===== flow/design.v =====
module cla_adder(input c_in, input [3:0] A, B, output [3:0] Output, output c_out);
wire [3:0] prop,gen,carry;
assign carry[0]=c_in;
assign gen[0]=A[0]&B[0];
assign prop[0]=A[0]|B[0];
assign carry[1]=(carry[0]&prop[0])|gen[0];
assign Output[0]=A[0]^B[0]^carry[0];
assign gen[1]=A[1]&B[1];
assign prop[1]=A[1]|B[1];
assign carry[2]=(carry[1]&prop[1])|gen[1];
assign Output[1]=A[1]^B[1]^carry[1];
assign gen[2]=A[2]&B[2];
assign prop[2]=A[2]|B[2];
assign carry[3]=(carry[2]&prop[2])|gen[2];
assign Output[2]=A[2]^B[2]^carry[2];
assign gen[3]=A[3]&B[3];
assign prop[3]=A[3]|B[3];
assign c_out=(carry[3]&prop[3])|gen[3];
assign Output[3]=A[3]^B[3]^carry[3];
endmodule
module ones_compliment (
    input [7:0] A,  
    output [7:0] Output
   );
assign Output[0]=A[0]^1;
assign Output[1]=A[1]^1;
assign Output[2]=A[2]^1;
assign Output[3]=A[3]^1;
assign Output[4]=A[4]^1;
assign Output[5]=A[5]^1;
assign Output[6]=A[6]^1;
assign Output[7]=A[7]^1;
endmodule
module twos_compliment (
    input [7:0] A,   
    output [7:0] Output  
   );
wire c_out,c_out2;
wire [7:0] temp_value;
ones_compliment COMPLIMENT1(.A(A),.Output(temp_value));
cla_adder ADDER1(.c_in(1'b0), .A(temp_value[3:0]), .B(4'd1), .Output(Output[3:0]), .c_out(c_out));
cla_adder ADDER2(.c_in(1'b0), .A(temp_value[7:4]), .B({3'd0,c_out}), .Output(Output[7:4]), .c_out(c_out2));
endmodule
module ripple_cla( input c_in, input [7:0] A, B, output [7:0] Output, output c_out);
wire temp_c;
wire [7:0] D;
assign D[0]=B[0]^c_in;
assign D[1]=B[1]^c_in;
assign D[2]=B[2]^c_in;
assign D[3]=B[3]^c_in;
assign D[4]=B[4]^c_in;
assign D[5]=B[5]^c_in;
assign D[6]=B[6]^c_in;
assign D[7]=B[7]^c_in;
cla_adder CLA1(.c_in(c_in),.c_out(temp_c),.A(A[3:0]),.B(D[3:0]),.Output(Output[3:0]));
cla_adder CLA2(.c_in(temp_c),.c_out(c_out),.A(A[7:4]),.B(D[7:4]),.Output(Output[7:4]));
endmodule
module ripple_cla16(input c_in, input [15:0] A, B, output [15:0] Output, output c_out);
wire temp1_c,temp2_c,temp3_c;
wire [15:0] D;
assign D[0]=B[0]^c_in;
assign D[1]=B[1]^c_in;
assign D[2]=B[2]^c_in;
assign D[3]=B[3]^c_in;
assign D[4]=B[4]^c_in;
assign D[5]=B[5]^c_in;
assign D[6]=B[6]^c_in;
assign D[7]=B[7]^c_in;
assign D[8]=B[8]^c_in;
assign D[9]=B[9]^c_in;
assign D[10]=B[10]^c_in;
assign D[11]=B[11]^c_in;
assign D[12]=B[12]^c_in;
assign D[13]=B[13]^c_in;
assign D[14]=B[14]^c_in;
assign D[15]=B[15]^c_in;
cla_adder CLA1(.c_in(c_in),.c_out(temp1_c),.A(A[3:0]),.B(D[3:0]),.Output(Output[3:0]));
cla_adder CLA2(.c_in(temp1_c),.c_out(temp2_c),.A(A[7:4]),.B(D[7:4]),.Output(Output[7:4]));
cla_adder CLA3(.c_in(temp2_c),.c_out(temp3_c),.A(A[11:8]),.B(D[11:8]),.Output(Output[11:8]));
cla_adder CLA4(.c_in(temp3_c),.c_out(c_out),.A(A[15:12]),.B(D[15:12]),.Output(Output[15:12]));
endmodule
module booth_multiplier (
	input clk,  
	input en,  
	input [7:0] A,B,
	output [15:0] Output
);
reg [15:0] posA, negA;
reg [7:0] tempB;
wire [7:0] compA;
reg prev;
wire c_out1, c_out2;
wire [15:0] posOutput, negOutput;
reg [15:0] temp_Output;
function [7:0] sign;  
  input [7:0] A;
  input [7:0] B;
  if(A[7]==B[7])
    sign=0;
  else
    sign=1;
endfunction
function [7:0] absolute_value;  
  input [7:0] input_value;
  if(input_value>8'd127)
    absolute_value=9'd256-input_value;
  else
    absolute_value=input_value;
endfunction
assign Output=(sign(A,B)==1)?(17'd65536-temp_Output):temp_Output;
always @(posedge clk)
begin
  if(en==1)
  begin
    if(tempB[0]==1 & prev==0)
      temp_Output<=posOutput;
    else if(tempB[0]==0 & prev==1)
      temp_Output<=negOutput;
    prev<=tempB[0];
    posA<=(posA<<1);  
    negA<=(negA<<1);  
    tempB<=(tempB>>1);  
  end
  else
    begin
      posA<={8'd0,absolute_value(A)};
      negA<={8'b11111111,compA};
      tempB<=absolute_value(B);
      prev<=1'b0;
      temp_Output<=16'd0;
    end
end
twos_compliment COMPLIMENT1(.A(absolute_value(A)), .Output(compA));
ripple_cla16 CLA1(.c_in(1'b0), .A(temp_Output), .B(negA), .Output(posOutput), .c_out(c_out1));
ripple_cla16 CLA2(.c_in(1'b0), .A(temp_Output), .B(posA), .Output(negOutput), .c_out(c_out2));
endmodule
module display_module (
	input clk,  
	input rst,  
  	input [6:0] b1,b2,b3,b4,  
  	output output_o1,output_o2,output_o3,output_o4,
  	output [0:6] output_bcd
);
reg o1,o2,o3,o4;
reg [0:6] bcd;
reg [63:0] display_count; 
reg [63:0] count;  
assign output_o1=o1;
assign output_o2=o2;
assign output_o3=o3;
assign output_o4=o4;
assign output_bcd=bcd;
always @(posedge clk)
begin
	if(rst==1)
		count=0;
	else
		count=display_count+1;
	if(count%256<=60)
	begin
		o1<=1;
		o2<=1;
		o3<=1;
		o4<=0;
		bcd<=b4;
	end
	else if(count%256>60 & count%256<=120)
	begin
		o1<=1;
		o2<=1;
		o3<=0;
		o4<=1;
		bcd<=b3;
	end
	else if(count%256>120 & count%256<=180 )
	begin
		o1<=1;
		o2<=0;
		o3<=1;
		o4<=1;
		bcd<=b2;
	end
	else if(count%256>180 & count%256<=240 )
	begin
		o1<=0;
		o2<=1;
		o3<=1;
		o4<=1;
		bcd<=b1;
	end
	else if(count==240)
	begin
		count=0;
	end
	display_count<=count;
end
endmodule
module alu(input read,write,dig1,dig2,dig3,dig4,rst,clk,rev,exec,sign, output o1,o2,o3,o4, output [0:6] bcd);
localparam RESET=4'd0;
localparam IDLE=4'd1;
localparam ADDRESS=4'd2;
localparam DISPLAY=4'd3;
localparam WRITE=4'd4;
localparam EXECUTE=4'd5;
localparam DEBOUNCER_CONSTANT=32'b0111_1111_1111_1111_1111_1111_1111_1111;
localparam DEBOUNCER_CLOCK=10;
localparam OPERATOR=4'd1;
localparam OPERAND1=4'd2;
localparam OPERAND2=4'd3;
localparam ADD=4'd0;
localparam SUB=4'd1;
localparam MUL=4'd2;
localparam DIV=4'd3;
reg [3:0] state, location_state;  
reg [3:0] location_state_q;
reg [3:0] di1,di2,di3,di4,di5,add1,add2,add4;  
reg [3:0] di1_q,di2_q,di3_q,di4_q,di5_q,add1_q,add2_q,add4_q;
reg [6:0] b1,b2,b3,b4;  
reg [6:0] b1_q,b2_q,b3_q,b4_q;
reg [63:0] main_count; 
reg [63:0] main_count_q;
reg [31:0] debouncer4,debouncer3,debouncer2,debouncer1;  
reg [31:0] debouncer4_q,debouncer3_q,debouncer2_q,debouncer1_q;
reg [7:0] value, address;  
reg [7:0] value_q, address_q;
reg [31:0] temp_register;  
reg [31:0] temp_register_q;
reg mem_we;  
reg [31:0] mem_wdata;  
reg [31:0] memory[0:31];  
reg [7:0] temp_value,temp_display1,temp_display2;  
reg idle,address_read,mul_en;  
reg address_read_q,mul_en_q;
reg sign_1, sign_2; 
reg sign_1_q, sign_2_q;
wire temp_c_sub,temp_c_add;  
wire [7:0] add_output,sub_output;  
wire [15:0] mul_output, div_output;
function [6:0] bcd_number;  
	input reg [3:0] d;
	case (d)
		4'd0:bcd_number=7'b0000001;
		4'd1:bcd_number=7'b1001111;
		4'd2:bcd_number=7'b0010010;
		4'd3:bcd_number=7'b0000110;
		4'd4:bcd_number=7'b1001100;
		4'd5:bcd_number=7'b0100100;
		4'd6:bcd_number=7'b0100000;
		4'd7:bcd_number=7'b0001111;
		4'd8:bcd_number=7'b0000000;
		4'd9:bcd_number=7'b0001100;
		4'd10:bcd_number=7'b0001000;
		4'd11:bcd_number=7'b1100000;
		4'd12:bcd_number=7'b0110001;
		4'd13:bcd_number=7'b1000010;
		4'd14:bcd_number=7'b0110000;
		4'd15:bcd_number=7'b0111000;
		default:bcd_number=7'b1111111;
	endcase
endfunction
function [6:0] bcd_operator;  
	input reg [3:0] d;
	case (d)
		ADD:bcd_operator=7'b0001000;
		SUB:bcd_operator=7'b0100100;
		MUL:bcd_operator=7'b0011000;
		DIV:bcd_operator=7'b1000010;
		default:bcd_operator=7'b1111111;
	endcase
endfunction
function [7:0] absolute_value;  
	input [7:0] input_value;
	if(input_value>8'd127)
		absolute_value=9'd256-input_value;
	else
		absolute_value=input_value;
endfunction
always @(*)
begin
	if (rst==1)
		state=RESET;
	else if(idle==1)
		state=IDLE;
	else if(address_read_q==1 & exec==1)
		state=EXECUTE;
	else if(address_read_q==1 & read==1)
		state=DISPLAY;
	else if (address_read_q==1 & write==1)
		state=WRITE;
	else if (read==1 | write==1 | exec==1)
		state=ADDRESS;
	else
		state=IDLE;
end
always @(posedge clk)
begin
	if(read==1 | write==1 | rst==1 | exec==1)
		idle<=0;
	else
		idle<=1;
end
always @(*)
begin
	mul_en=mul_en_q;address_read=address_read_q;
	location_state=location_state_q;
	address=address_q;value=value_q;
	di1=di1_q;di2=di2_q;di3=di3_q;di4=di4_q;di5=di5_q;add1=add1_q;add2=add2_q;add4=add4_q;
	b1=b1_q;b2=b2_q;b3=b3_q;b4=b4_q;
	main_count=main_count_q;
	debouncer1=debouncer1_q;debouncer2=debouncer2_q;debouncer3=debouncer3_q;debouncer4=debouncer4_q;
	temp_register=temp_register_q;
	sign_1=sign_1_q;sign_2=sign_2_q;
	temp_value=0;temp_display1=0;temp_display2=0;
	mem_we=0;mem_wdata=0;
	case(state)
		RESET:
			begin
				mul_en=0;address_read=0;
				location_state=RESET;
				address=0;value=0;  
				main_count=0;temp_register=0;sign_1=1;sign_2=1;
				debouncer1=0;debouncer2=0;debouncer3=0;debouncer4=0;
				di1=0;di2=0;di3=0;di4=0;di5=0;add1=0;add2=0;add4=0;  
				b4=7'b0110001;	 
				b3=7'b1110001;	 
				b2=7'b0110000;	 
				b1=7'b1101010;	 
			end
		IDLE:
			begin
				mul_en=0;address_read=0;
				location_state=RESET;
				b4=7'b1001111;	 
				b3=7'b1000010;	 
				b2=7'b1110001;	 
				b1=7'b0110000;	 
			end
		ADDRESS:
			begin
				main_count=main_count+1;
				if(main_count==DEBOUNCER_CLOCK)
				begin
					debouncer1=(debouncer1<<1)+dig1;
					debouncer2=(debouncer2<<1)+dig2;
					debouncer4=(debouncer4<<1)+dig4;
					if(debouncer4==DEBOUNCER_CONSTANT)
					begin
						address_read=1;
						address={add2,add1};  
					end
					else
					begin
						if(debouncer1==DEBOUNCER_CONSTANT)
						begin
							if(rev==0) 
								add1=(add1+1)%16;
							else
								add1=(add1-1)%16;
						end
						if(debouncer2==DEBOUNCER_CONSTANT)
						begin
							if(rev==0) 
								add2=(add2+1)%2;
							else
								add2=(add2-1)%2;
						end
					end
					main_count=0;
					b4=7'b0001000;	 
					b3=7'b1000010;	 
					b2=bcd_number(add2);
					b1=bcd_number(add1);
				end
			end
		EXECUTE:
			begin
				temp_register=memory[address_q];
				case(temp_register[3:0])
					ADD:
						begin
							temp_value=absolute_value(add_output);
							if(temp_register[15]==0 & temp_register[23]==0 & add_output[7]==1)
							begin
								b3=7'b1111111; 
								b2=7'b1111111; 
								b1=7'b1100010;  
							end
							else if(temp_register[15]==1 & temp_register[23]==1 & add_output[7]==0)
							begin
								b3=7'b1111111; 
								b2=7'b1111111; 
								b1=7'b1100011;  
							end
							else
							begin
								if(temp_value!=add_output)
									b3=7'b1111110;  
								else
									b3=7'b1111111; 
								b4=7'b1110110;  
								b2=bcd_number(temp_value[7:4]);
								b1=bcd_number(temp_value[3:0]);
							end
						end
					SUB:
						begin
							temp_value=absolute_value(sub_output);
							if(temp_register[15]==0 & temp_register[23]==1 & sub_output[7]==1)
							begin
								b3=7'b1111111; 
								b2=7'b1111111; 
								b1=7'b1100010;  
							end
							else if(temp_register[15]==1 & temp_register[23]==0 & sub_output[7]==0)
							begin
								b3=7'b1111111; 
								b2=7'b1111111; 
								b1=7'b1100011;  
							end
							else
							begin
								if(temp_value!=sub_output)
									b3=7'b1111110;  
								else
									b3=7'b1111111; 
								b4=7'b1110110;  
								b2=bcd_number(temp_value[7:4]);
								b1=bcd_number(temp_value[3:0]);
							end
						end
					MUL:
						begin
							mul_en=1;
							b4=bcd_number(mul_output[15:12]);
							b3=bcd_number(mul_output[11:8]);
							b2=bcd_number(mul_output[7:4]);
							b1=bcd_number(mul_output[3:0]);
						end
					DIV:
						begin
							b2=bcd_number(div_output[7:4]);
							b1=bcd_number(div_output[3:0]);
						end
					default:
						begin
							b4=7'b1110110;  
							b2=7'b1111110;  
							b1=7'b1111110;  
						end
				endcase
			end
		WRITE:
			begin
				main_count=main_count+1;
				if(main_count==DEBOUNCER_CLOCK)
				begin
					debouncer1=(debouncer1<<1)+dig1;
					debouncer2=(debouncer2<<1)+dig2;
					debouncer3=(debouncer3<<1)+dig3;
					debouncer4=(debouncer4<<1)+dig4;
					if(location_state==RESET)
						location_state=OPERATOR;
					if(debouncer4==DEBOUNCER_CONSTANT)
					begin
						location_state=location_state+1;
						if(location_state>=4)
						begin
							if(sign_1==0)
								temp_display1 = 9'd256-{di3,di2};
							else
								temp_display1={di3,di2};
							if(sign_2==0)
								temp_display2 = 9'd256-{di5,di4};
							else
								temp_display2={di5,di4};
							mem_we=1;
							mem_wdata={8'd0,temp_display2,temp_display1,4'd0,di1};
							address_read=0;
							location_state=RESET;
						end
					end
					else
					begin
						if (location_state==OPERATOR)
						begin
							if(debouncer1==DEBOUNCER_CONSTANT)
							begin
								if(rev==0) 
									di1=(di1+1)%4;
								else
									di1=(di1-1)%4;
							end
						end
						else if(location_state==OPERAND1)
						begin
							sign_1=sign;
							if(debouncer1==DEBOUNCER_CONSTANT)
							begin
								if(rev==0) 
									di2=(di2+1)%16;
								else
									di2=(di2-1)%16;
							end
							if(debouncer2==DEBOUNCER_CONSTANT)
							begin
								sign_1=sign;
								if(rev==0) 
									di3=(di3+1)%8;
								else
									di3=(di3-1)%8;
							end
						end
						else if(location_state==OPERAND2)
						begin
							if(debouncer1==DEBOUNCER_CONSTANT)
							begin
								sign_2=sign;
								if(rev==0) 
									di4=(di4+1)%16;
								else
									di4=(di4-1)%16;
							end
							if(debouncer2==DEBOUNCER_CONSTANT)
							begin
								sign_2=sign;
								if(rev==0) 
									di5=(di5+1)%8;
								else
									di5=(di5-1)%8;
							end
						end
					end
					main_count=0;
					if(location_state==OPERATOR)
					begin
						b4=7'b1100010;  
						b3=7'b0011000;  
						b2=7'b1111111; 
						b1=bcd_operator(di1);
					end
					else if (location_state==OPERAND1)
					begin
						b4=7'b1001111;  
						if(sign)
							b3=7'b1111111;  
						else
							b3=7'b1111110;  
						b2=bcd_number(di3);
						b1=bcd_number(di2);
					end
					else if (location_state==OPERAND2)
					begin
						b4=7'b0010010;  
						if(sign)
							b3=7'b1111111;  
						else
							b3=7'b1111110;  
						b2=bcd_number(di5);
						b1=bcd_number(di4);
					end
					else
					begin
						b4=7'b1111110;  
						b3=7'b1111110;  
						b2=7'b1111110;  
						b1=7'b1111110;  
					end
				end
			end
		DISPLAY:
			begin
				main_count=main_count+1;
				if(main_count==DEBOUNCER_CLOCK)
				begin
					debouncer1=(debouncer1<<1)+dig1;
					debouncer2=(debouncer2<<1)+dig2;
					debouncer3=(debouncer3<<1)+dig3;
					debouncer4=(debouncer4<<1)+dig4;
					if(debouncer4==DEBOUNCER_CONSTANT)
					begin
						address_read=0;
						location_state=RESET;
					end
					else
					begin
						if(debouncer1==DEBOUNCER_CONSTANT)
							location_state=OPERATOR;
						if(debouncer2==DEBOUNCER_CONSTANT)
							location_state=OPERAND1;
						if(debouncer3==DEBOUNCER_CONSTANT)
							location_state=OPERAND2;
					end
					main_count=0;
					temp_register=memory[address_q];
					if(location_state==OPERATOR)
					begin
						b4=7'b1100010;  
						b3=7'b0011000;  
						b2=7'b1111111; 
						b1=bcd_operator(temp_register[3:0]);
					end
					else if (location_state==OPERAND1)
					begin
						temp_value=absolute_value(temp_register[15:8]);
						b4=7'b1001111;  
						if(temp_value!=temp_register[15:8])
							b3=7'b1111110;  
						else
							b3=7'b1111111; 
						b2=bcd_number(temp_value[7:4]);
						b1=bcd_number(temp_value[3:0]);
					end
					else if (location_state==OPERAND2)
					begin
						temp_value=absolute_value(temp_register[23:16]);
						b4=7'b0010010;  
						if(temp_value!=temp_register[23:16])
							b3=7'b1111110;  
						else
							b3=7'b1111111; 
						b2=bcd_number(temp_value[7:4]);
						b1=bcd_number(temp_value[3:0]);
					end
					else
					begin
						b4=7'b1000010;	 
						b3=7'b1001111;	 
						b2=7'b0100100;	 
						b1=7'b0011000;	 
					end
				end
			end
	endcase
end
always @(posedge clk)
begin
	mul_en_q<=mul_en;address_read_q<=address_read;
	location_state_q<=location_state;
	address_q<=address;value_q<=value;
	di1_q<=di1;di2_q<=di2;di3_q<=di3;di4_q<=di4;di5_q<=di5;add1_q<=add1;add2_q<=add2;add4_q<=add4;
	b1_q<=b1;b2_q<=b2;b3_q<=b3;b4_q<=b4;
	main_count_q<=main_count;
	debouncer1_q<=debouncer1;debouncer2_q<=debouncer2;debouncer3_q<=debouncer3;debouncer4_q<=debouncer4;
	temp_register_q<=temp_register;
	sign_1_q<=sign_1;sign_2_q<=sign_2;
	if(mem_we)
		memory[address_q]<=mem_wdata;
end
assign div_output=16'd0;
ripple_cla RIPPLE_CLA1(.c_in(1'b0), .c_out(temp_c_add), .A(temp_register_q[15:8]), .B(temp_register_q[23:16]), .Output(add_output));
ripple_cla RIPPLE_CLA2(.c_in(1'b1), .c_out(temp_c_sub), .A(temp_register_q[15:8]), .B(temp_register_q[23:16]), .Output(sub_output));
booth_multiplier BOOTH(.clk(clk), .A(temp_register_q[15:8]), .B(temp_register_q[23:16]), .en(mul_en_q), .Output(mul_output));
display_module DISPLAY1(.clk(clk), .rst(rst), .b1(b1_q), .b2(b2_q), .b3(b3_q), .b4(b4_q), .output_bcd(bcd), .output_o1(o1), .output_o2(o2), .output_o3(o3), .output_o4(o4));
endmodule

===== flow/run.sh =====
#!/bin/bash
# the make line also repeats each setting of config.mk as NAME=value (left out here)
make -C /OpenROAD-flow-scripts/flow DESIGN_CONFIG=/design/flow/config.mk WORK_HOME=/design/flow/orfs CLKGATE_MAP_FILE= finish

===== flow/config.mk =====
export PLATFORM = sky130hd
export DESIGN_NAME = alu
export DESIGN_NICKNAME = alu
export VERILOG_FILES = /design/flow/design.v
export SDC_FILE = /design/flow/constraint.sdc
export NUM_CORES = 4
export LEC_CHECK = 0
export CAP_MARGIN = 20
export CORE_MARGIN = 2
export CORE_UTILIZATION = 72
export CTS_CLUSTER_DIAMETER = 395
export SETUP_SLACK_MARGIN = 1.06
export SLEW_MARGIN = 20

===== flow/constraint.sdc =====
create_clock -name core_clock -period 4.49 [get_ports {clk}]
set_input_delay 0.8980 -clock core_clock [delete_from_list [all_inputs] [get_ports {clk}]]
set_output_delay 0.8980 -clock core_clock [all_outputs]
set_load 0.01 [all_outputs]

==> impl_metrics.yaml, run 1 <==
# physical design summary
clocking:
  cts_htree_levels: 3
  clk_path_buf_depth: 3
  cts_inserted_buffers: 98
  ctsHoldBuffers: 0
  clock_tree.root_cell: "sky130_fd_sc_hd__clkbuf_16"
  cts.sink_count: 994
floorplan:
  floorplan.die.height_um: 267
  fp-utilization: 0.725
  dieArea_mm2: 0.0711
  fp-row-count: 96
  num_io_pins: 22
  fp.dieW_um: 267
  coreArea_mm2: 0.0685
synthesis:
  postSynthRegisterBits: 994
  post_synth_instance_area_mm2: 0.0497
  synth_cell_type_count: 95
  synth-area-yosys_mm2: 0.0497
  ys_sh_adder: 0.0492
  count_of_library_flops_with_an_enable_pin: 920
  xors_xnors_by_area: 0.0329
  most_common_cell: "sky130_fd_sc_hd__edfxtp_1"
  synth-main-ff-cell: "sky130_fd_sc_hd__edfxtp_1"
  ys_cells: 3756
  netlist_top_cells_area: "sky130_fd_sc_hd__edfxtp_1, sky130_fd_sc_hd__mux4_2, sky130_fd_sc_hd__ha_1, sky130_fd_sc_hd__dfxtp_1, sky130_fd_sc_hd__mux2i_1"
  yosysWarningCount: 3
  ys_top_cells_by_count: "sky130_fd_sc_hd__edfxtp_1, sky130_fd_sc_hd__nor2_1, sky130_fd_sc_hd__nand2_1, sky130_fd_sc_hd__mux4_2, sky130_fd_sc_hd__o21ai_0"
  synth.mux.area_fraction: 0.0981
  netlist.area_leader.share: 0.556
  post_synth.cell_area_avg_um2: 13.2
  post_synthesis_share_of_cell_area_spent_on_and_or_nand_and_nor_gates: 0.125
  syn_nets: 3934
  synth_compound_gate_area_share: 0.0805
  yosysSeqAreaShare: 0.586
  postSynth.asyncResetShare: 0
  largest_area_cell: "sky130_fd_sc_hd__edfxtp_1"
  synthCells: 3756
  post_synth_main_logic_family: "simple AND/OR/NAND/NOR gates"
global_route:
  grt.overflow.total: 190
  grtUsageTotal: 0.810
outcome:
  outcome: "aborted with a tool error"
  toolErrorMsg: "[ERROR GRT-0232] Routing congestion too high. Check the congestion heatmap in the GUI."
  lastStage: "5_1_grt"
place:
  portBuffers: 21
  finalWeightedCongestion: 0.993
  postPlaceCellArea_mm2: 0.0557
  dp_worst_setup_slack_ns: -2.00
  place.detailed.hpwl_mm: 107
per-layer routing:
metal,GRT overflow,track usage
met1,17,0.821
met2,75,0.925
met3,14,0.700
met4,83,0.795
met5,1,0.460
timing repair:
action                                  in CTS
cloned                                      38
buffers inserted                            73
pin swaps                                   66
resized                                    253
endpoints found under the setup margin    1596
through the flow:
| stage | total power, W | hold WS [ns] | util | instances | TNS, ns |
|---|---|---|---|---|---|
| after detailed placement | 0.0159 | 0.439 | 0.814 | 5017 | -158.77 |
| after floorplan | 0.0139 | 0.401 | - | 3756 | -70.14 |
| after CTS | 0.0255 | 0.476 | 0.902 | 5311 | -15.44 |
| after global placement | 0.0156 | 0.411 | 0.814 | 5017 | -61.40 |
==> inputs of run 2 (changes only) <==
ABC_AREA = 1   (was unset)
CORE_UTILIZATION = 70   (was 72)
CTS_CLUSTER_DIAMETER = unset   (was 395)
PLACE_DENSITY_LB_ADDON = 0.12   (was unset)
SETUP_SLACK_MARGIN = unset   (was 1.06)
clock period = 4.6 ns   (was 4.49 ns; I/O delays follow)
==> impl_metrics.yaml, run 2 <==
# generated from flow reports
clocking:
  ctsHoldBuffers: 0
  cts_htree_levels: 3
  cts.reportedPaths.clkPinSlew_ns: 0.06
  clk_path_buf_depth: 3
  clk_latency_ns: 0.70
  cts_inserted_buffers: 97
  tritoncts: "yes"
  clock_tree.root_cell: "sky130_fd_sc_hd__clkbuf_16"
  cts.sink_count: 994
finish:
  non_filler_instance_count_after_layout: 6458
  postLayoutCellArea_mm2: 0.0576
  finish.net_count: 5609
  layout-area-overhead-vs-synth_pct: 14.4
power_and_ir_drop:
  net_switching_power_of_the_design_w: 0.00765
  pg_clk_w: 0.00807
  seq_power_w: 0.0105
  cell_internal_pwr_w: 0.0168
  top_power_group: "registers"
  peakVddDrop_uv: 410
  pwr-share-clk: 0.330
  pwr-share-comb: 0.241
  power_leakage_nw: 21.2
  powerDensity_mw_per_mm2: 425
  share_of_total_power_in_sequential_cells: 0.429
  sw_frac_of_total: 0.313
  power_combinational_w: 0.00590
synthesis:
  ys_sh_adder: 0.0481
  yosysSeqAreaShare: 0.578
  synth-main-ff-cell: "sky130_fd_sc_hd__edfxtp_1"
  post_synthesis_share_of_cell_area_spent_on_and_or_nand_and_nor_gates: 0.210
  postSynthRegisterBits: 994
  xors_xnors_by_area: 0.0179
  synth_compound_gate_area_share: 0.0853
  yosysWarningCount: 3
  postSynth.asyncResetShare: 0
  synth_cell_type_count: 57
  synthCells: 5261
  count_of_library_flops_with_an_enable_pin: 920
  ys_top_cells_by_count: "sky130_fd_sc_hd__nand2_1, sky130_fd_sc_hd__edfxtp_1, sky130_fd_sc_hd__nor2_1, sky130_fd_sc_hd__inv_1, sky130_fd_sc_hd__nand3_1"
  synth.mux.area_fraction: 0
  post_synth_instance_area_mm2: 0.0504
  synth-area-yosys_mm2: 0.0504
  netlist_top_cells_area: "sky130_fd_sc_hd__edfxtp_1, sky130_fd_sc_hd__nand2_1, sky130_fd_sc_hd__nor2_1, sky130_fd_sc_hd__nand3_1, sky130_fd_sc_hd__inv_1"
  most_common_cell: "sky130_fd_sc_hd__nand2_1"
  syn_nets: 5439
  netlist.area_leader.share: 0.549
  largest_area_cell: "sky130_fd_sc_hd__edfxtp_1"
  ys_cells: 5261
  post_synth_main_logic_family: "simple AND/OR/NAND/NOR gates"
  post_synth.cell_area_avg_um2: 9.57
detailed_routing:
  num_vias: 40000
  antenna_violating_nets_post_route: 0
  number_of_detailed_route_iterations_in_the_first_pass: 14
  antenna-diode-count: 0
  detailedRoute.firstIterationViolations: 5645
  route.detailed.wl_per_inst_um: 21.4
  remaining_drc_errors: 0
  drt_via_density: 6.19
  wirelength_mm: 138
final_timing:
  fmax_ghz: 0.157
  finalSetupViolations: 14
  max_slew.worst_pin.slew_ns: 1.01
  timing_hold_violations_final: 0
  post-route-worst-setup-slack_ns: -1.78
  finalMaxSlewViolations: 0
  post-route-min-period_ns: 6.38
  timing.final.crit_share: 1.39
  timing.max_slew.rel_slack: 0.325
  finalClockSkew_ns: 0.0860
  grt_setup_unrepaired: "true"
global_route:
  first_global_vias: 38300
  grt_max_degree: 95
  grt.overflow.total: 0
  grt_pass1_wl_mm: 210
  grt_antenna_before_repair: 1
  grtUsageTotal: 0.369
worst_setup_path:
  arrival_worst_endpoint_ns: 6.96
  reg2reg_from: "BOOTH.temp_Output[0]$_SDFFE_PN0P_"
  critical_path.top_delay_family: "adder cells"
  timing.rr.end: "BOOTH.temp_Output[15]$_SDFFE_PN0P_"
  critical_path_class: "reg -> reg"
  timing_endpoint_of_the_critical_path: "BOOTH.temp_Output[15]$_SDFFE_PN0P_"
  logic_depth_of_the_worst_setup_path_including_buffers: 19
  critical_path_cell_list: "ha_4 -> maj3_2 -> fa_2 -> fa_2 -> fa_2 -> fa_2 -> fa_2 -> fa_2 -> fa_2 -> fa_2 -> fa_2 -> fa_2 -> fa_2 -> fa_2 -> fa_2 -> xor2_1 -> o211ai_1 -> o21ai_1 -> a21oi_1"
  startpoint_class_of_the_critical_path: "flip-flop"
  timing.reg2reg.worst_path_depth: 19
  critical_path_required_ns: 5.18
  rrSetupSlack_ns: -1.78
  cp.buffers_inverters: 0
  critical-path-top-cell-by-count: "sky130_fd_sc_hd__fa_2"
  endpoint_kind: "flip-flop"
  worst_path_max_delay_cell: "sky130_fd_sc_hd__fa_2"
  worst_setup_path_startpoint: "BOOTH.temp_Output[0]$_SDFFE_PN0P_"
  critical-path-max-stage-delay_ns: 0.38
  worstPathMaxFanout: 3
place:
  finalWeightedCongestion: 0.996
  place.detailed.hpwl_mm: 89.7
  portBuffers: 21
  placed_cells_incl_taps: 6266
  postPlaceCellArea_mm2: 0.0537
run:
  stage_log_warnings: 112
  max_cap_viol_count: 0
floorplan:
  num_io_pins: 22
  fp-utilization: 0.706
  fp-row-count: 98
  fp.dieW_um: 272
  coreArea_mm2: 0.0714
  floorplan.die.height_um: 272
  dieArea_mm2: 0.0741
worst_hold_path:
  timing.hold.worst_path_depth: 2
  min_delay_worst_endpoint: "BOOTH.tempB[2]$_DFF_P_"
  hold_path.class: "reg -> reg"
  hp-start: "BOOTH.tempB[3]$_DFF_P_"
outcome:
  outcome: "finished with violations"
  violatedChecks: "negative setup slack"
## run 2: per-stage QoR
stage | power [W] | util | TNS, ns | hold WS [ns] | setup slack, ns
3_5_place_dp | 0.0158 | 0.752 | -10.0 | 0.432 | -1.81
5_1_grt | 0.0254 | 0.807 | -10.23 | 0.458 | -2.04
2_1_floorplan | 0.0141 | - | -5.12 | 0.406 | -1.56
6_report | 0.0245 | 0.807 | -6.65 | 0.437 | -1.78
4_1_cts | 0.0240 | 0.802 | -6.48 | 0.447 | -1.78
3_3_place_gp | 0.0157 | 0.752 | -8.20 | 0.421 | -1.75
## run 2: repair_timing
item / CTS / global route
endpoints found under the hold margin: 0 / 0
pin swaps: 49 / 64
setup buffers: 10 / 6
setup endpoints to repair: 24 / 456
resized: 70 / 96
## run 2: final cells by class
| type | count | area, um^2 |
|---|---|---|
| tap | 950 | 1190 |
| timing repair buffer | 265 | 2940 |
| sequential | 994 | 29100 |
| clock buffer | 117 | 2530 |
| fill | 4336 | 13800 |
| clock inverter | 59 | 706 |
| multi-input combinational | 3505 | 19000 |
| inverter | 568 | 2160 |
## run 2: metal layers
metal | wire, um | vias up | global-route usage | share of wire
li1 | - | 18300 | - | -
met1 | 53100 | 18700 | 0.505 | 0.38
met2 | 64000 | 2501 | 0.588 | 0.46
met3 | 15100 | 437 | 0.0670 | 0.11
met4 | 6080 | 2 | 0.155 | 0.044
met5 | 13 | - | 0 | 0.000094
==> inputs of run 3 (changes only) <==
ABC_AREA = unset   (was 1)
CORE_UTILIZATION = 66   (was 70)
CTS_CLUSTER_SIZE = 39   (was unset)
PLACE_DENSITY_LB_ADDON = 0.0   (was 0.12)
SETUP_SLACK_MARGIN = 1.42   (was unset)
clock period = 4.94 ns   (was 4.6 ns; I/O delays follow)
==> impl_metrics.yaml, run 3 <==
# generated from flow reports
floorplan:
  fp.dieW_um: 278
  fp-utilization: 0.667
  coreArea_mm2: 0.0744
  fp-row-count: 100
  num_io_pins: 22
  dieArea_mm2: 0.0775
  floorplan.die.height_um: 278
synthesis:
  syn_nets: 3934
  netlist_top_cells_area: "sky130_fd_sc_hd__edfxtp_1, sky130_fd_sc_hd__mux4_2, sky130_fd_sc_hd__ha_1, sky130_fd_sc_hd__dfxtp_1, sky130_fd_sc_hd__mux2i_1"
  netlist.area_leader.share: 0.556
  post_synth_instance_area_mm2: 0.0497
  synthCells: 3756
  post_synth.cell_area_avg_um2: 13.2
  most_common_cell: "sky130_fd_sc_hd__edfxtp_1"
  ys_cells: 3756
  count_of_library_flops_with_an_enable_pin: 920
  synth.mux.area_fraction: 0.0981
  post_synthesis_share_of_cell_area_spent_on_and_or_nand_and_nor_gates: 0.125
  ys_sh_adder: 0.0492
  yosysSeqAreaShare: 0.586
  largest_area_cell: "sky130_fd_sc_hd__edfxtp_1"
  ys_top_cells_by_count: "sky130_fd_sc_hd__edfxtp_1, sky130_fd_sc_hd__nor2_1, sky130_fd_sc_hd__nand2_1, sky130_fd_sc_hd__mux4_2, sky130_fd_sc_hd__o21ai_0"
  synth-main-ff-cell: "sky130_fd_sc_hd__edfxtp_1"
  postSynthRegisterBits: 994
  postSynth.asyncResetShare: 0
  yosysWarningCount: 3
  synth_compound_gate_area_share: 0.0805
  synth-area-yosys_mm2: 0.0497
  synth_cell_type_count: 95
  xors_xnors_by_area: 0.0329
  post_synth_main_logic_family: "simple AND/OR/NAND/NOR gates"
final_timing:
  finalMaxSlewViolations: 0
  finalSetupViolations: 13
  post-route-min-period_ns: 6.56
  fmax_ghz: 0.152
  max_slew.worst_pin.slew_ns: 0.982
  finalClockSkew_ns: 0.0995
  timing_hold_violations_final: 0
  grt_setup_unrepaired: "true"
  post-route-worst-setup-slack_ns: -1.62
  timing.final.crit_share: 1.33
  timing.max_slew.rel_slack: 0.337
power_and_ir_drop:
  seq_power_w: 0.00979
  pg_clk_w: 0.00791
  net_switching_power_of_the_design_w: 0.00736
  powerDensity_mw_per_mm2: 379
  peakVddDrop_uv: 543
  power_leakage_nw: 20.1
  pwr-share-comb: 0.241
  share_of_total_power_in_sequential_cells: 0.420
  top_power_group: "registers"
  cell_internal_pwr_w: 0.0160
  pwr-share-clk: 0.339
  power_combinational_w: 0.00562
  sw_frac_of_total: 0.316
worst_setup_path:
  critical_path_required_ns: 5.51
  rrSetupSlack_ns: -1.62
  reg2reg_from: "BOOTH.posA[0]$_SDFF_PP0_"
  arrival_worst_endpoint_ns: 7.13
  worst_setup_path_startpoint: "BOOTH.posA[0]$_SDFF_PP0_"
  worst_path_max_delay_cell: "sky130_fd_sc_hd__fa_2"
  critical-path-max-stage-delay_ns: 0.39
  critical-path-top-cell-by-count: "sky130_fd_sc_hd__fa_2"
  timing.reg2reg.worst_path_depth: 20
  logic_depth_of_the_worst_setup_path_including_buffers: 20
  critical_path_class: "reg -> reg"
  timing_endpoint_of_the_critical_path: "BOOTH.temp_Output[15]$_SDFFE_PN0P_"
  cp.buffers_inverters: 0
  worstPathMaxFanout: 3
  critical_path.top_delay_family: "adder cells"
  timing.rr.end: "BOOTH.temp_Output[15]$_SDFFE_PN0P_"
  critical_path_cell_list: "ha_4 -> maj3_2 -> fa_2 -> fa_2 -> fa_2 -> fa_2 -> fa_2 -> fa_2 -> fa_2 -> fa_2 -> fa_2 -> fa_2 -> fa_2 -> fa_2 -> fa_2 -> xor2_1 -> nor2_1 -> a211oi_2 -> xor2_1 -> and2_1"
  startpoint_class_of_the_critical_path: "flip-flop"
  endpoint_kind: "flip-flop"
detailed_routing:
  detailedRoute.firstIterationViolations: 8367
  number_of_detailed_route_iterations_in_the_first_pass: 12
  wirelength_mm: 192
  route.detailed.wl_per_inst_um: 36.3
  num_vias: 40200
  remaining_drc_errors: 0
  antenna_violating_nets_post_route: 0
  drt_via_density: 7.59
worst_hold_path:
  timing.hold.worst_path_depth: 2
  min_delay_worst_endpoint: "BOOTH.tempB[3]$_DFF_P_"
  hold_path.class: "reg -> reg"
  hp-start: "BOOTH.tempB[4]$_DFF_P_"
finish:
  finish.net_count: 4420
  postLayoutCellArea_mm2: 0.0616
  layout-area-overhead-vs-synth_pct: 24.0
  final_core_util: 0.827
run:
  max_cap_viol_count: 0
  stage_log_warnings: 113
place:
  place.detailed.hpwl_mm: 92.6
  finalWeightedCongestion: 1.00
  postPlaceCellArea_mm2: 0.0544
  portBuffers: 21
global_route:
  grtUsageTotal: 0.461
  first_global_vias: 38000
  grt.overflow.total: 0
  grt_max_degree: 95
  grt_antenna_before_repair: 14
  grt_pass1_wl_mm: 259
clocking:
  clk_latency_ns: 0.75
  cts_inserted_buffers: 98
  ctsHoldBuffers: 0
  tritoncts: "yes"
  cts.sink_count: 994
  clk_path_buf_depth: 3
  clock_tree.root_cell: "sky130_fd_sc_hd__clkbuf_16"
  cts_htree_levels: 3
  cts.reportedPaths.clkPinSlew_ns: 0.07
outcome:
  outcome: "finished with violations"
  violatedChecks: "negative setup slack"
[run 3: metal layers]
layer | up-vias | routed length [um] | track usage
met3 | 1352 | 30100 | 0.141
li1 | 15300 | - | -
met1 | 19100 | 59100 | 0.569
met5 | - | 109 | 0
met4 | 12 | 19500 | 0.320
met2 | 4456 | 83400 | 0.702
[run 3: stage by stage]
stage	cells	total power, W	hold WS, ns	setup WS [ns]	setup TNS [ns]
finish	5297	0.0233	0.447	-1.62	-5.85
global route	5288	0.0238	0.469	-1.78	-7.72
CTS	5218	0.0223	0.446	-1.63	-5.02
detailed placement	4932	0.0141	0.425	-1.59	-12.51
global placement	4932	0.0139	0.409	-1.62	-9.88
floorplan	3756	0.0126	0.401	-1.33	-21.68
[run 3: cell type report]
class	count	area [um^2]
diodes	9	22.5
clock buffers	120	2540
clock inverters	57	596
fillers	3551	12900
inverters	123	473
multi-input cells	2440	20900
flip-flops and latches	994	29100
well taps	969	1210
repair buffers	585	6670
[run 3: what timing repair did]
action                      CTS  global route
buffers inserted             71            62
gates cloned                 38             8
resized                     317           129
setup endpoints to repair  1595          1601
pin swaps                   111            53
==> inputs of run 4 (changes only) <==
CORE_UTILIZATION = 45   (was 66)
CTS_CLUSTER_SIZE = unset   (was 39)
PLACE_DENSITY_LB_ADDON = unset   (was 0.0)
SETUP_SLACK_MARGIN = unset   (was 1.42)
clock period = 10.0 ns   (was 4.94 ns; I/O delays follow)
==> impl_metrics.yaml, run 4 <==
# generated from flow reports
clocking:
  cts_setup_buffers: 0
  cts.reportedPaths.clkPinSlew_ns: 0.06
  cts.sink_count: 994
  cts_resized: 0
  cts_htree_levels: 3
  tritoncts: "yes"
  ctsHoldBuffers: 0
  clk_path_buf_depth: 3
  clk_latency_ns: 0.71
  cts_inserted_buffers: 103
  clock_tree.root_cell: "sky130_fd_sc_hd__clkbuf_16"
final_timing:
  finalClockSkew_ns: 0.0381
  setup_total_negative_slack_ns: 0
  finalSetupViolations: 0
  fmax_ghz: 0.125
  finalMaxSlewViolations: 0
  post-route-min-period_ns: 7.99
  timing_hold_violations_final: 0
  timing.max_slew.rel_slack: 0.259
  max_slew.worst_pin.slew_ns: 1.10
  timing.final.crit_share: 0.799
  whs_ns: 0.427
  grt_setup_unrepaired: "false"
power_and_ir_drop:
  peakVddDrop_uv: 160
  share_of_total_power_in_sequential_cells: 0.467
  top_power_group: "registers"
  pwr-share-clk: 0.362
  power_leakage_nw: 17.0
  cell_internal_pwr_w: 0.00745
  powerDensity_mw_per_mm2: 188
  net_switching_power_of_the_design_w: 0.00290
  pg_clk_w: 0.00375
  power_combinational_w: 0.00177
  seq_power_w: 0.00484
  sw_frac_of_total: 0.280
  pwr-share-comb: 0.171
worst_setup_path:
  critical_path_required_ns: 10.57
  critical-path-max-stage-delay_ns: 0.47
  reg2reg_from: "BOOTH.temp_Output[0]$_SDFFE_PN0P_"
  critical_path_cell_list: "ha_1 -> maj3_1 -> fa_1 -> fa_1 -> fa_1 -> fa_1 -> fa_1 -> fa_1 -> fa_1 -> fa_1 -> fa_1 -> fa_1 -> fa_1 -> fa_1 -> fa_1 -> xor2_1 -> nor2_1 -> a211oi_1 -> xor2_1 -> and2_1"
  logic_depth_of_the_worst_setup_path_including_buffers: 20
  startpoint_class_of_the_critical_path: "flip-flop"
  rrSetupSlack_ns: 2.01
  timing.rr.end: "BOOTH.temp_Output[15]$_SDFFE_PN0P_"
  critical-path-top-cell-by-count: "sky130_fd_sc_hd__fa_1"
  endpoint_kind: "flip-flop"
  timing_endpoint_of_the_critical_path: "BOOTH.temp_Output[15]$_SDFFE_PN0P_"
  cp.buffers_inverters: 0
  worst_setup_path_startpoint: "BOOTH.temp_Output[0]$_SDFFE_PN0P_"
  worst_path_max_delay_cell: "sky130_fd_sc_hd__fa_1"
  arrival_worst_endpoint_ns: 8.56
  critical_path.top_delay_family: "adder cells"
  timing.reg2reg.worst_path_depth: 20
  worstPathMaxFanout: 10
  critical_path_class: "reg -> reg"
synthesis:
  most_common_cell: "sky130_fd_sc_hd__edfxtp_1"
  yosysWarningCount: 3
  post_synthesis_share_of_cell_area_spent_on_and_or_nand_and_nor_gates: 0.125
  post_synth_instance_area_mm2: 0.0497
  postSynthRegisterBits: 994
  postSynth.asyncResetShare: 0
  post_synth_main_logic_family: "simple AND/OR/NAND/NOR gates"
  synthCells: 3756
  synth_cell_type_count: 95
  largest_area_cell: "sky130_fd_sc_hd__edfxtp_1"
  synth-main-ff-cell: "sky130_fd_sc_hd__edfxtp_1"
  synth-area-yosys_mm2: 0.0497
  synth_compound_gate_area_share: 0.0805
  syn_nets: 3934
  count_of_library_flops_with_an_enable_pin: 920
  ys_sh_adder: 0.0492
  xors_xnors_by_area: 0.0329
  netlist_top_cells_area: "sky130_fd_sc_hd__edfxtp_1, sky130_fd_sc_hd__mux4_2, sky130_fd_sc_hd__ha_1, sky130_fd_sc_hd__dfxtp_1, sky130_fd_sc_hd__mux2i_1"
  netlist.area_leader.share: 0.556
  post_synth.cell_area_avg_um2: 13.2
  ys_cells: 3756
  yosysSeqAreaShare: 0.586
  ys_top_cells_by_count: "sky130_fd_sc_hd__edfxtp_1, sky130_fd_sc_hd__nor2_1, sky130_fd_sc_hd__nand2_1, sky130_fd_sc_hd__mux4_2, sky130_fd_sc_hd__o21ai_0"
  synth.mux.area_fraction: 0.0981
detailed_routing:
  antenna_violating_nets_post_route: 0
  num_vias: 31300
  detailedRoute.firstIterationViolations: 3495
  number_of_detailed_route_iterations_in_the_first_pass: 5
  route.detailed.wl_per_inst_um: 23.0
  remaining_drc_errors: 0
  drt_via_density: 5.85
  wirelength_mm: 123
place:
  placed_cells_incl_taps: 5148
  finalWeightedCongestion: 0.941
  portBuffers: 21
  place.detailed.hpwl_mm: 81.3
  postPlaceCellArea_mm2: 0.0517
global_route:
  grt_pass1_wl_mm: 188
  first_global_vias: 30200
  grt_max_degree: 95
  grt_antenna_before_repair: 3
  grtUsageTotal: 0.218
  grt.overflow.total: 0
finish:
  fillerInstances: 9437
  layout-area-overhead-vs-synth_pct: 10.8
  finish.net_count: 3955
  final_core_util: 0.504
  postLayoutCellArea_mm2: 0.0550
  non_filler_instance_count_after_layout: 5340
floorplan:
  dieArea_mm2: 0.113
  coreArea_mm2: 0.109
  num_io_pins: 22
  fp-row-count: 121
  fp-utilization: 0.455
  fp.dieW_um: 336
  floorplan.die.height_um: 336
worst_hold_path:
  min_delay_worst_endpoint: "BOOTH.tempB[1]$_DFF_P_"
  hp-start: "BOOTH.tempB[2]$_DFF_P_"
  timing.hold.worst_path_depth: 2
  hold_path.class: "reg -> reg"
run:
  stage_log_warnings: 109
  max_cap_viol_count: 0
outcome:
  outcome: "complete, no violations"
[run 4: through the flow]
| stage | power [W] | setup slack, ns |
|---|---|---|
| floorplan | 0.00623 | 2.46 |
| global placement | 0.00665 | 1.99 |
| detailed placement | 0.00667 | 2.03 |
| CTS | 0.0104 | 1.95 |
| global route | 0.0108 | 1.72 |
| finish | 0.0104 | 2.01 |
[run 4: cell type report]
cell class                      count  area [um^2]  share of cell area
Antenna cell                        1         2.50           0.0000455
Sequential cell                   994        29100               0.529
Tap cell                         1476         1850              0.0336
Timing Repair Buffer              116          936              0.0170
Clock buffer                      130         2740              0.0498
Multi-Input combinational cell   2439        19400               0.352
Inverter                          123          462             0.00839
Clock inverter                     61          537             0.00976
[run 4: routing by layer]
layer / routed length, um / up-vias / global-route usage
met1: 55000 / 15600 / 0.311
met4: 4010 / 4 / 0.0689
met3: 8500 / 234 / 0.0426
li1: - / 14400 / -
met5: 28 / - / 0
met2: 55500 / 993 / 0.337
==> inputs of run 5 (changes only) <==
CORE_MARGIN = 5   (was 2)
CORE_UTILIZATION = 32   (was 45)
GPL_ROUTABILITY_DRIVEN = 0   (was unset)
MIN_ROUTING_LAYER = met2   (was unset)
PLACE_DENSITY_LB_ADDON = 0.11   (was unset)
SLEW_MARGIN = 30   (was 20)
clock period = 11.3 ns   (was 10.0 ns; I/O delays follow)
==> impl_metrics.yaml, run 5 <==
# generated from flow reports
synthesis:
  synth-area-yosys_mm2: 0.0497
  largest_area_cell: "sky130_fd_sc_hd__edfxtp_1"
  yosysSeqAreaShare: 0.586
  netlist_top_cells_area: "sky130_fd_sc_hd__edfxtp_1, sky130_fd_sc_hd__mux4_2, sky130_fd_sc_hd__ha_1, sky130_fd_sc_hd__dfxtp_1, sky130_fd_sc_hd__mux2i_1"
  xors_xnors_by_area: 0.0329
  netlist.area_leader.share: 0.556
  count_of_library_flops_with_an_enable_pin: 920
  post_synth.cell_area_avg_um2: 13.2
  ys_sh_adder: 0.0492
  synth_cell_type_count: 95
  syn_nets: 3934
  post_synth_instance_area_mm2: 0.0497
  postSynth.asyncResetShare: 0
  yosysWarningCount: 3
  synth-main-ff-cell: "sky130_fd_sc_hd__edfxtp_1"
  most_common_cell: "sky130_fd_sc_hd__edfxtp_1"
  synth.mux.area_fraction: 0.0981
  post_synthesis_share_of_cell_area_spent_on_and_or_nand_and_nor_gates: 0.125
  ys_cells: 3756
  synthCells: 3756
  postSynthRegisterBits: 994
  ys_top_cells_by_count: "sky130_fd_sc_hd__edfxtp_1, sky130_fd_sc_hd__nor2_1, sky130_fd_sc_hd__nand2_1, sky130_fd_sc_hd__mux4_2, sky130_fd_sc_hd__o21ai_0"
  synth_compound_gate_area_share: 0.0805
  post_synth_main_logic_family: "simple AND/OR/NAND/NOR gates"
final_timing:
  fmax_ghz: 0.125
  timing_hold_violations_final: 0
  grt_setup_unrepaired: "false"
  finalSetupViolations: 0
  finalMaxSlewViolations: 0
  finalClockSkew_ns: 0.0994
  timing.final.crit_share: 0.709
  max_slew.worst_pin.slew_ns: 1.06
  post-route-min-period_ns: 8.01
  timing.max_slew.rel_slack: 0.293
  setup_total_negative_slack_ns: 0
global_route:
  grt_antenna_before_repair: 1
  grtUsageTotal: 0.253
  first_global_vias: 47200
  grt_max_degree: 99
  grt_pass1_wl_mm: 209
  grt.overflow.total: 0
clocking:
  cts_setup_buffers: 0
  clk_latency_ns: 0.78
  ctsHoldBuffers: 0
  cts_htree_levels: 3
  clock_tree.root_cell: "sky130_fd_sc_hd__clkbuf_16"
  tritoncts: "yes"
  cts_resized: 0
  cts.reportedPaths.clkPinSlew_ns: 0.06
  cts.sink_count: 994
  clk_path_buf_depth: 3
  cts_inserted_buffers: 112
floorplan:
  fp-row-count: 144
  dieArea_mm2: 0.163
  fp-utilization: 0.322
  coreArea_mm2: 0.154
  floorplan.die.height_um: 404
  num_io_pins: 22
  fp.dieW_um: 404
worst_setup_path:
  critical-path-max-stage-delay_ns: 0.49
  logic_depth_of_the_worst_setup_path_including_buffers: 20
  critical_path_required_ns: 11.88
  endpoint_kind: "flip-flop"
  arrival_worst_endpoint_ns: 8.59
  critical-path-top-cell-by-count: "sky130_fd_sc_hd__fa_1"
  critical_path_cell_list: "ha_1 -> maj3_1 -> fa_1 -> fa_1 -> fa_1 -> fa_1 -> fa_1 -> fa_1 -> fa_1 -> fa_1 -> fa_1 -> fa_1 -> fa_1 -> fa_1 -> fa_1 -> xor2_1 -> nor2_1 -> a211oi_1 -> xor2_1 -> and2_1"
  timing_endpoint_of_the_critical_path: "BOOTH.temp_Output[15]$_SDFFE_PN0P_"
  timing.reg2reg.worst_path_depth: 20
  cp.buffers_inverters: 0
  rrSetupSlack_ns: 3.29
  critical_path_class: "reg -> reg"
  timing.rr.end: "BOOTH.temp_Output[15]$_SDFFE_PN0P_"
  worstPathMaxFanout: 10
  worst_path_max_delay_cell: "sky130_fd_sc_hd__fa_1"
  startpoint_class_of_the_critical_path: "flip-flop"
  critical_path.top_delay_family: "adder cells"
  worst_setup_path_startpoint: "BOOTH.temp_Output[0]$_SDFFE_PN0P_"
  reg2reg_from: "BOOTH.temp_Output[0]$_SDFFE_PN0P_"
power_and_ir_drop:
  power_leakage_nw: 17.1
  peakVddDrop_uv: 136
  net_switching_power_of_the_design_w: 0.00276
  top_power_group: "registers"
  seq_power_w: 0.00429
  pwr-share-comb: 0.173
  cell_internal_pwr_w: 0.00671
  share_of_total_power_in_sequential_cells: 0.453
  post-layout-total-power_w: 0.00947
  pg_clk_w: 0.00354
  pwr-share-clk: 0.374
  powerDensity_mw_per_mm2: 169
  sw_frac_of_total: 0.291
  power_combinational_w: 0.00164
outcome:
  outcome: "complete, no violations"
place:
  portBuffers: 21
  place.detailed.hpwl_mm: 89.9
detailed_routing:
  detailedRoute.firstIterationViolations: 6051
  remaining_drc_errors: 0
  wirelength_mm: 143
  route.detailed.wl_per_inst_um: 24.1
  antenna_violating_nets_post_route: 0
  number_of_detailed_route_iterations_in_the_first_pass: 10
  drt_via_density: 7.10
  num_vias: 42100
worst_hold_path:
  hp-start: "BOOTH.tempB[2]$_DFF_P_"
  hold_path.class: "reg -> reg"
  timing.hold.worst_path_depth: 2
  min_delay_worst_endpoint: "BOOTH.tempB[1]$_DFF_P_"
run:
  max_cap_viol_count: 0
  stage_log_warnings: 109
finish:
  finish.net_count: 3968
  layout-area-overhead-vs-synth_pct: 12.9
-- run 5: area by class of cell --
class                   count  area [um^2]
fillers                 14900        98200
flip-flops and latches    994        29100
multi-input cells        2439        19500
clock buffers             148         3000
well taps                2044         2560
repair buffers            120          986
clock inverters            53          463
inverters                 123          462
diodes                      7         17.5
-- run 5: metal layers --
| layer | track usage | part of all wire | vias up |
|---|---|---|---|
| li1 | - | - | 14300 |
| met1 | - | 0 | 14700 |
| met2 | 0.293 | 0.50 | 12200 |
| met3 | 0.362 | 0.44 | 898 |
| met4 | 0.0372 | 0.055 | 31 |
| met5 | 0.0646 | 0.0067 | - |
-- run 5: per-stage QoR --
step	cell area [um^2]	util	cells	hold WS [ns]	worst slack (ns)
after CTS	56000	0.363	5920	0.429	3.24
after floorplan	49700	-	3756	0.401	3.70
final	56100	0.364	5928	0.426	3.29
after global placement	52400	0.340	5719	0.413	3.25
after global routing	56100	0.363	5921	0.445	2.87
after detailed placement	52500	0.341	5719	0.414	3.27
==> inputs of run 6 (changes only) <==
ABC_AREA = 0   (was unset)
CELL_PAD_IN_SITES_DETAIL_PLACEMENT = 0   (was unset)
CORE_ASPECT_RATIO = 0.89   (was unset)
CORE_MARGIN = 2   (was 5)
CORE_UTILIZATION = 72   (was 32)
CTS_CLUSTER_DIAMETER = 338   (was unset)
CTS_CLUSTER_SIZE = 13   (was unset)
GPL_ROUTABILITY_DRIVEN = unset   (was 0)
GPL_TIMING_DRIVEN = 1   (was unset)
HOLD_SLACK_MARGIN = 0.29   (was unset)
MIN_ROUTING_LAYER = unset   (was met2)
PLACE_DENSITY_LB_ADDON = 0.06   (was 0.11)
SETUP_SLACK_MARGIN = 1.33   (was unset)
clock period = 4.47 ns   (was 11.3 ns; I/O delays follow)
==> impl_metrics.yaml, run 6 <==
# physical design summary
outcome:
  outcome: "aborted with a tool error"
  lastStage: "4_1_cts"
  toolErrorMsg: "[ERROR DPL-0033] detailed placement checks failed during check placement."
synthesis:
  yosysSeqAreaShare: 0.586
  synthCells: 3756
  largest_area_cell: "sky130_fd_sc_hd__edfxtp_1"
  yosysWarningCount: 3
  netlist_top_cells_area: "sky130_fd_sc_hd__edfxtp_1, sky130_fd_sc_hd__mux4_2, sky130_fd_sc_hd__ha_1, sky130_fd_sc_hd__dfxtp_1, sky130_fd_sc_hd__mux2i_1"
  synth-area-yosys_mm2: 0.0497
  ys_sh_adder: 0.0492
  ys_top_cells_by_count: "sky130_fd_sc_hd__edfxtp_1, sky130_fd_sc_hd__nor2_1, sky130_fd_sc_hd__nand2_1, sky130_fd_sc_hd__mux4_2, sky130_fd_sc_hd__o21ai_0"
  post_synth_main_logic_family: "simple AND/OR/NAND/NOR gates"
  syn_nets: 3934
  synth-main-ff-cell: "sky130_fd_sc_hd__edfxtp_1"
  postSynthRegisterBits: 994
  post_synth_instance_area_mm2: 0.0497
  post_synth.cell_area_avg_um2: 13.2
  post_synthesis_share_of_cell_area_spent_on_and_or_nand_and_nor_gates: 0.125
  most_common_cell: "sky130_fd_sc_hd__edfxtp_1"
  xors_xnors_by_area: 0.0329
  count_of_library_flops_with_an_enable_pin: 920
  postSynth.asyncResetShare: 0
  synth.mux.area_fraction: 0.0981
  netlist.area_leader.share: 0.556
  synth_compound_gate_area_share: 0.0805
  synth_cell_type_count: 95
  ys_cells: 3756
place:
  portBuffers: 21
  finalWeightedCongestion: 0.962
  placed_cells_incl_taps: 5078
  place.detailed.hpwl_mm: 106
  postPlaceCellArea_mm2: 0.0559
floorplan:
  fp-utilization: 0.730
  fp-row-count: 90
  num_io_pins: 22
  floorplan.die.height_um: 252
  fp.dieW_um: 282
  dieArea_mm2: 0.0711
  coreArea_mm2: 0.0680
-- run 6: per-stage QoR --
step	hold slack (ns)	setup slack [ns]	total power, W
3_5_place_dp	0.431	-2.09	0.0158
3_3_place_gp	0.418	-2.07	0.0155
2_1_floorplan	0.401	-1.80	0.0140
==> inputs of run 7 (changes only) <==
ABC_AREA = unset   (was 0)
CAP_MARGIN = 15   (was 20)
CELL_PAD_IN_SITES_DETAIL_PLACEMENT = unset   (was 0)
CORE_ASPECT_RATIO = unset   (was 0.89)
CTS_CLUSTER_DIAMETER = unset   (was 338)
CTS_CLUSTER_SIZE = 32   (was 13)
GPL_TIMING_DRIVEN = unset   (was 1)
HOLD_SLACK_MARGIN = unset   (was 0.29)
PLACE_DENSITY_LB_ADDON = 0.0   (was 0.06)
SETUP_SLACK_MARGIN = -0.37   (was 1.33)
SLEW_MARGIN = 20   (was 30)
clock period = 5.57 ns   (was 4.47 ns; I/O delays follow)
==> impl_metrics.yaml, run 7 <==
# generated from flow reports
worst_setup_path:
  critical_path.top_delay_family: "adder cells"
  cp.buffers_inverters: 0
  timing.rr.end: "BOOTH.temp_Output[15]$_SDFFE_PN0P_"
  rrSetupSlack_ns: -1.00
  critical-path-top-cell-by-count: "sky130_fd_sc_hd__fa_2"
  reg2reg_from: "BOOTH.posA[0]$_SDFF_PP0_"
  critical_path_class: "reg -> reg"
  endpoint_kind: "flip-flop"
  worst_setup_path_startpoint: "BOOTH.posA[0]$_SDFF_PP0_"
  startpoint_class_of_the_critical_path: "flip-flop"
  critical_path_cell_list: "ha_4 -> maj3_2 -> fa_2 -> fa_2 -> fa_2 -> fa_2 -> fa_2 -> fa_2 -> fa_2 -> fa_2 -> fa_2 -> fa_2 -> fa_2 -> fa_2 -> fa_2 -> xor2_1 -> nor2_1 -> a211oi_2 -> xor2_1 -> and2_1"
  timing_endpoint_of_the_critical_path: "BOOTH.temp_Output[15]$_SDFFE_PN0P_"
  logic_depth_of_the_worst_setup_path_including_buffers: 20
  timing.reg2reg.worst_path_depth: 20
  arrival_worst_endpoint_ns: 7.13
  worstPathMaxFanout: 2
  worst_path_max_delay_cell: "sky130_fd_sc_hd__fa_2"
  critical_path_required_ns: 6.13
  critical-path-max-stage-delay_ns: 0.40
synthesis:
  synth-main-ff-cell: "sky130_fd_sc_hd__edfxtp_1"
  netlist.area_leader.share: 0.556
  post_synth_main_logic_family: "simple AND/OR/NAND/NOR gates"
  synth_cell_type_count: 95
  ys_cells: 3756
  largest_area_cell: "sky130_fd_sc_hd__edfxtp_1"
  synth-area-yosys_mm2: 0.0497
  synthCells: 3756
  post_synth.cell_area_avg_um2: 13.2
  syn_nets: 3934
  synth.mux.area_fraction: 0.0981
  count_of_library_flops_with_an_enable_pin: 920
  post_synthesis_share_of_cell_area_spent_on_and_or_nand_and_nor_gates: 0.125
  netlist_top_cells_area: "sky130_fd_sc_hd__edfxtp_1, sky130_fd_sc_hd__mux4_2, sky130_fd_sc_hd__ha_1, sky130_fd_sc_hd__dfxtp_1, sky130_fd_sc_hd__mux2i_1"
  most_common_cell: "sky130_fd_sc_hd__edfxtp_1"
  ys_sh_adder: 0.0492
  synth_compound_gate_area_share: 0.0805
  yosysWarningCount: 3
  xors_xnors_by_area: 0.0329
  postSynth.asyncResetShare: 0
  post_synth_instance_area_mm2: 0.0497
  yosysSeqAreaShare: 0.586
  ys_top_cells_by_count: "sky130_fd_sc_hd__edfxtp_1, sky130_fd_sc_hd__nor2_1, sky130_fd_sc_hd__nand2_1, sky130_fd_sc_hd__mux4_2, sky130_fd_sc_hd__o21ai_0"
  postSynthRegisterBits: 994
finish:
  final_core_util: 0.809
  layout-area-overhead-vs-synth_pct: 11.6
  finish.net_count: 4061
  non_filler_instance_count_after_layout: 4842
power_and_ir_drop:
  power_combinational_w: 0.00346
  post-layout-total-power_w: 0.0189
  cell_internal_pwr_w: 0.0133
  share_of_total_power_in_sequential_cells: 0.461
  power_leakage_nw: 17.6
  top_power_group: "registers"
  net_switching_power_of_the_design_w: 0.00558
  pwr-share-clk: 0.356
  pg_clk_w: 0.00673
  pwr-share-comb: 0.183
  peakVddDrop_uv: 396
  powerDensity_mw_per_mm2: 341
  sw_frac_of_total: 0.295
  seq_power_w: 0.00873
final_timing:
  finalClockSkew_ns: 0.0724
  post-route-worst-setup-slack_ns: -1.00
  finalMaxSlewViolations: 0
  timing.final.crit_share: 1.18
  post-route-min-period_ns: 6.57
  timing.max_slew.rel_slack: 0.228
  max_slew.worst_pin.slew_ns: 1.15
  fmax_ghz: 0.152
  finalSetupViolations: 88
  timing_hold_violations_final: 0
  grt_setup_unrepaired: "true"
floorplan:
  fp-utilization: 0.725
  fp.dieW_um: 267
  coreArea_mm2: 0.0685
  fp-row-count: 96
  dieArea_mm2: 0.0711
  num_io_pins: 22
  floorplan.die.height_um: 267
detailed_routing:
  wirelength_mm: 156
  drt_via_density: 7.50
  antenna_violating_nets_post_route: 0
  met2WireLength_mm: 71.7
  number_of_detailed_route_iterations_in_the_first_pass: 7
  detailedRoute.firstIterationViolations: 6641
  topRoutingLayerUsed: "met5"
  detail_route.wirelength.met1_mm: 50.9
  route.detailed.wl_per_inst_um: 32.2
  remaining_drc_errors: 0
  met3WireLength_mm: 21.7
  num_vias: 36300
place:
  finalWeightedCongestion: 0.986
  portBuffers: 21
  place.detailed.hpwl_mm: 91.1
  placed_cells_incl_taps: 4666
worst_hold_path:
  hp-start: "BOOTH.tempB[3]$_DFF_P_"
  min_delay_worst_endpoint: "BOOTH.tempB[2]$_DFF_P_"
  hold_path.class: "reg -> reg"
  timing.hold.worst_path_depth: 2
global_route:
  grtUsageTotal: 0.443
  grt.overflow.total: 0
  grt_antenna_before_repair: 3
  grt_max_degree: 74
  first_global_vias: 35500
  grt_pass1_wl_mm: 230
clocking:
  cts.reportedPaths.clkPinSlew_ns: 0.07
  clock_tree.root_cell: "sky130_fd_sc_hd__clkbuf_16"
  clk_path_buf_depth: 3
  clk_latency_ns: 0.73
  tritoncts: "yes"
  cts_inserted_buffers: 97
  cts_htree_levels: 3
  ctsHoldBuffers: 0
  cts.sink_count: 994
run:
  stage_log_warnings: 114
  max_cap_viol_count: 0
outcome:
  outcome: "finished with violations"
  violatedChecks: "negative setup slack"
## run 7: routing by layer
metal / up-vias / GRT usage
li1: 14600 / -
met1: 17400 / 0.557
met2: 3483 / 0.688
met3: 851 / 0.126
met4: 6 / 0.271
met5: - / 0.00693
## run 7: what timing repair did
action	4_1_cts	5_1_grt
setup endpoints to repair	3	8
buffers inserted	0	0
resized	1	5
pin swaps	4	1
## run 7: layout make-up
cell class                 count  area, um^2
timing repair buffer         228        2010
antenna                        1        2.50
sequential                   994       29100
clock buffer                 126        2660
tap                          882        1100
clock inverter                49         495
multi-input combinational   2439       19500
fill                        3313       13100
inverter                     123         462
## run 7: through the flow
step	worst slack (ns)	area, um^2	hold WS [ns]	setup TNS (ns)
floorplan	-0.790	49800	0.401	-86.93
detailed placement	-1.07	52200	0.436	-2.80
global placement	-1.08	52200	0.409	-2.29
global route	-1.22	55400	0.454	-13.97
CTS	-1.02	55400	0.447	-2.68
finish	-1.00	55400	0.443	-8.74
Power is estimated from default activity; no workload was simulated.
